Setup of build 70:
Design atomik_top_parallel, start of the top module:
module atomik_top_parallel #(
    parameter integer SYS_CLK_HZ = 94_500_000,
    parameter integer BAUD_RATE  = 115200,
    parameter integer N_BANKS    = 4
)(
    input  wire       sys_clk,
    input  wire       sys_rst_n,
    input  wire       uart_rx,
    output wire       uart_tx,
    output wire [5:0] led
);
Size in the first run: roughly 3,500 cells after synthesis, ~740 flip-flops.
export LEC_CHECK = 0
export ABC_AREA = 0
export CAP_MARGIN = 20
export CELL_PAD_IN_SITES_DETAIL_PLACEMENT = 2
export CELL_PAD_IN_SITES_GLOBAL_PLACEMENT = 1
export CORE_ASPECT_RATIO = 1.52
export CORE_MARGIN = 2
export CORE_UTILIZATION = 55
export CTS_CLUSTER_DIAMETER = 277
export GPL_TIMING_DRIVEN = 1
export MIN_ROUTING_LAYER = met2
export SETUP_SLACK_MARGIN = 0.98
export SLEW_MARGIN = 20
create_clock -name core_clock -period 4.08 [get_ports {sys_clk}]
run.sh (not shown) runs the stock make flow with config.mk's settings and CLKGATE_MAP_FILE=.
Build 70: aborted in clock tree synthesis (4_1_cts) (tool error)
diff inputs: build 70 => build 23
# build 70
export LEC_CHECK = 0
export ABC_AREA = 0
export CAP_MARGIN = 20
export CELL_PAD_IN_SITES_DETAIL_PLACEMENT = 2
export CELL_PAD_IN_SITES_GLOBAL_PLACEMENT = 1
export CORE_ASPECT_RATIO = 1.52
export CORE_MARGIN = 2
export CORE_UTILIZATION = 55
export CTS_CLUSTER_DIAMETER = 277
export GPL_TIMING_DRIVEN = 1
export MIN_ROUTING_LAYER = met2
export SETUP_SLACK_MARGIN = 0.98
export SLEW_MARGIN = 20
create_clock -name core_clock -period 4.08 [get_ports {sys_clk}]
# build 23
export LEC_CHECK = 0
export ABC_AREA = 1
export CAP_MARGIN = 20
export CORE_MARGIN = 2
export CORE_UTILIZATION = 72
export CTS_CLUSTER_SIZE = 80
export SETUP_SLACK_MARGIN = 0.8
export SLEW_MARGIN = 20
create_clock -name core_clock -period 3.17 [get_ports {sys_clk}]
### Flow results
- Every stage of the flow completed for build 23, and the final layout passed the timing, DRC and antenna checks.
- Measured against each other, build 23 and build 70 differ in synthesized cell count, the higher figure coming from build 23.
- Number of rows in the core area, build 23 and build 70: higher on build 70
- Taking build 70 as the reference point, the share of synthesized cell area in and, or, nand and nor gates of build 23 rises by 12 points.
- In build 23, the weighted congestion reported at the end of routability-driven placement came out about 16% above the value in build 70.
- In the tables for build 23 and build 70, horizontal die dimension reads lower with build 70.
- The post-synthesis mux area share reported for build 23 is smaller than that of build 70 by 7.0 points.
- Relative to build 70, build 23 degrades netlist area before placement.
- Build 23 vs. build 70: die area now smaller; placed cell area rose 8.0%.
Setup changes, build 23 to build 54
# build 23
export LEC_CHECK = 0
export ABC_AREA = 1
export CAP_MARGIN = 20
export CORE_MARGIN = 2
export CORE_UTILIZATION = 72
export CTS_CLUSTER_SIZE = 80
export SETUP_SLACK_MARGIN = 0.8
export SLEW_MARGIN = 20
create_clock -name core_clock -period 3.17 [get_ports {sys_clk}]
# build 54
export LEC_CHECK = 0
export ABC_AREA = 1
export CAP_MARGIN = 15
export CORE_MARGIN = 2
export CORE_UTILIZATION = 72
export CTS_CLUSTER_DIAMETER = 28
export CTS_CLUSTER_SIZE = 14
export PLACE_DENSITY_LB_ADDON = 0.19
export SETUP_SLACK_MARGIN = 0.78
export SLEW_MARGIN = 20
create_clock -name core_clock -period 3.19 [get_ports {sys_clk}]
==> results <==
Changes observed in build 54 relative to build 23: via count now sits higher, clock network area share increased 5.9 points, post-route clock period utilization now larger, area taken by multi-input logic gates rose by about 1.6%. Build 54 ended up with clock as its leading power group; build 23 ended up with sequential cells. NOTE: highest cell delay on the worst timing path in build 54 exceeds that of build 23. Across both runs, worst hold slack was lower for build 54 than for build 23. Across build 23 and build 54, a clean result was obtained everywhere but in build 54. Build 54 -> build 23: die size delta 0, exact match. Taking build 23 as the reference, in build 54 post-route worst setup slack went down; final-layout clock buffer total picked up an extra 75.
[inputs] build 61 vs build 54
# build 54
export LEC_CHECK = 0
export ABC_AREA = 1
export CAP_MARGIN = 15
export CORE_MARGIN = 2
export CORE_UTILIZATION = 72
export CTS_CLUSTER_DIAMETER = 28
export CTS_CLUSTER_SIZE = 14
export PLACE_DENSITY_LB_ADDON = 0.19
export SETUP_SLACK_MARGIN = 0.78
export SLEW_MARGIN = 20
create_clock -name core_clock -period 3.19 [get_ports {sys_clk}]
# build 61
export LEC_CHECK = 0
export ABC_AREA = 1
export CAP_MARGIN = 15
export CORE_MARGIN = 2
export CORE_UTILIZATION = 72
export CTS_CLUSTER_SIZE = 14
export HOLD_SLACK_MARGIN = 0.29
export PLACE_DENSITY_LB_ADDON = 0.19
export SETUP_SLACK_MARGIN = 0.78
export SLEW_MARGIN = 20
create_clock -name core_clock -period 3.21 [get_ports {sys_clk}]
==> comparison <==
Build 61 ended with less final routed wirelength across all metal layers than build 54.
~same cell count after placement in build 54 and build 61
Build 61: flow completed, timing, DRC and antenna clean
Comparing build 61 against build 54, there is no change at all in total grt overflow.
Sequential-cell power consumption: build 61 < build 54


run 1:
Starting RTL as in the previous note.
// atomik_top_parallel
module atomik_top_parallel #(
    parameter integer SYS_CLK_HZ = 94_500_000,
    parameter integer BAUD_RATE  = 115200,
    parameter integer N_BANKS    = 4
)(
    input  wire       sys_clk,
    input  wire       sys_rst_n,
    input  wire       uart_rx,
    output wire       uart_tx,
    output wire [5:0] led
);
export LEC_CHECK = 0
export ABC_AREA = 1
export CAP_MARGIN = 20
export CELL_PAD_IN_SITES_DETAIL_PLACEMENT = 0
export CELL_PAD_IN_SITES_GLOBAL_PLACEMENT = 1
export CORE_ASPECT_RATIO = 0.5
export CORE_MARGIN = 2
export CORE_UTILIZATION = 67
export CTS_CLUSTER_DIAMETER = 278
export CTS_CLUSTER_SIZE = 98
export GPL_ROUTABILITY_DRIVEN = 1
export PLACE_DENSITY = 0.37
export SETUP_SLACK_MARGIN = 1.51
export SLEW_MARGIN = 20
create_clock -name core_clock -period 5.43 [get_ports {sys_clk}]
For run 1, the flow was terminated by a tool error in 3_1_place_gp_skip_io and produced no final design.
Relative to run 1, the following input files were edited for run 2:
# run 1
export LEC_CHECK = 0
export ABC_AREA = 1
export CAP_MARGIN = 20
export CELL_PAD_IN_SITES_DETAIL_PLACEMENT = 0
export CELL_PAD_IN_SITES_GLOBAL_PLACEMENT = 1
export CORE_ASPECT_RATIO = 0.5
export CORE_MARGIN = 2
export CORE_UTILIZATION = 67
export CTS_CLUSTER_DIAMETER = 278
export CTS_CLUSTER_SIZE = 98
export GPL_ROUTABILITY_DRIVEN = 1
export PLACE_DENSITY = 0.37
export SETUP_SLACK_MARGIN = 1.51
export SLEW_MARGIN = 20
create_clock -name core_clock -period 5.43 [get_ports {sys_clk}]
# run 2
export LEC_CHECK = 0
export CAP_MARGIN = 20
export CORE_MARGIN = 2
export CORE_UTILIZATION = 40
export PLACE_DENSITY = 0.6
export SLEW_MARGIN = 20
create_clock -name core_clock -period 5.71 [get_ports {sys_clk}]
### Flow results
Run 2 closes out successfully: all stages finished, all timing, DRC and antenna checks passed. Summary: die area, run 2 worse than run 1. Compared with run 1, area of the core in run 2 increased by more than half. Going from run 1 to run 2, cell area after technology mapping fell by about 7%; fraction of synthesized cell area in xor and xnor cells increased by 3.8 points relative to the old numbers; count of standard-cell rows went up; number of library cell types mapped by synthesis now sits higher. Yosys chip area was lower in run 2 than in run 1. Run 2 ended with more synthesized-area fraction occupied by ao, oa, aoi and oai cells than run 1.
Input changes introduced in run 3 (baseline for comparison: run 2):
# run 2
export LEC_CHECK = 0
export CAP_MARGIN = 20
export CORE_MARGIN = 2
export CORE_UTILIZATION = 40
export PLACE_DENSITY = 0.6
export SLEW_MARGIN = 20
create_clock -name core_clock -period 5.71 [get_ports {sys_clk}]
# run 3
export LEC_CHECK = 0
export ABC_AREA = 1
export CAP_MARGIN = 15
export CORE_MARGIN = 2
export CORE_UTILIZATION = 72
export CTS_CLUSTER_SIZE = 97
export HOLD_SLACK_MARGIN = 0.29
export PLACE_DENSITY = 0.35
export SETUP_SLACK_MARGIN = 0.78
export SLEW_MARGIN = 20
create_clock -name core_clock -period 3.27 [get_ports {sys_clk}]
Run 3 completed every stage of the flow, and the final layout passed the timing, DRC and antenna checks.
Delta (run 3 minus run 2): final cell count without fillers saw an increase; count of sequential standard cells was more or less identical; smallest setup slack after layout moved down; share of the cycle needed by the critical path after routing now sits higher.
What run 4 does differently from run 3 at the input level:
# run 3
export LEC_CHECK = 0
export ABC_AREA = 1
export CAP_MARGIN = 15
export CORE_MARGIN = 2
export CORE_UTILIZATION = 72
export CTS_CLUSTER_SIZE = 97
export HOLD_SLACK_MARGIN = 0.29
export PLACE_DENSITY = 0.35
export SETUP_SLACK_MARGIN = 0.78
export SLEW_MARGIN = 20
create_clock -name core_clock -period 3.27 [get_ports {sys_clk}]
# run 4
export LEC_CHECK = 0
export CAP_MARGIN = 20
export CORE_MARGIN = 2
export CORE_UTILIZATION = 40
export PLACE_DENSITY = 0.6
export SLEW_MARGIN = 20
create_clock -name core_clock -period 4.36 [get_ports {sys_clk}]
### Flow results
Run 4 completed end to end with timing, DRC and antenna clean. Per the final summary, run 3 finished and its layout is clean on timing, DRC and antenna. Diff run 3 -> run 4 | area after synthesis | down by a few percent. Status: combined flip-flop and latch cell area parity (run 4, run 3). Of run 4 and run 3, it is run 4 that has the lower wire length. Side by side, cell depth of the worst setup path turned out lower in run 4 than in run 3. The final non-filler cell area reported for run 4 is smaller than that of run 3 by about 7.5%. Taking run 3 as the reference point, the number of non-filler instances in the completed layout of run 4 falls by 16%. Run 4 ends up with higher number of well taps than run 3 does. [run 4 vs run 3] clock buffer count from CTS: higher in run 4. [run 4] required time of the critical path rose 0.87 ns relative to run 3. Run 3 → run 4: post-cts gate resize count decreased by 71 relative to the old numbers, synthesized-area fraction occupied by xor and xnor cells higher.
### run 4 -> run 5
# run 4
export LEC_CHECK = 0
export CAP_MARGIN = 20
export CORE_MARGIN = 2
export CORE_UTILIZATION = 40
export PLACE_DENSITY = 0.6
export SLEW_MARGIN = 20
create_clock -name core_clock -period 4.36 [get_ports {sys_clk}]
# run 5
export LEC_CHECK = 0
export CAP_MARGIN = 20
export CORE_MARGIN = 2
export CORE_UTILIZATION = 70
export SETUP_SLACK_MARGIN = 0.8
export SLEW_MARGIN = 20
create_clock -name core_clock -period 3.17 [get_ports {sys_clk}]
## What came out
The layout from run 5, despite a flow that completed every stage, fails the layout checks, with the failing checks listed as negative setup slack. Where half-perimeter wire length of the detailed placement result is concerned, run 4 is better than run 5. Run 5 against run 4: setup slack went down by 0.37 ns, total power after layout went up by about 35%, critical path depth in cells went up by 3, number of vias after detailed routing went up by about 9%. | count of routing violations after the opening detailed-route iteration | run 5 vs run 4 | worse |. Taking run 4 as the reference, in run 5 total CTS buffers went down, total antenna diodes in the routed design dropped 1.
Power and IR drop assume default switching activity.
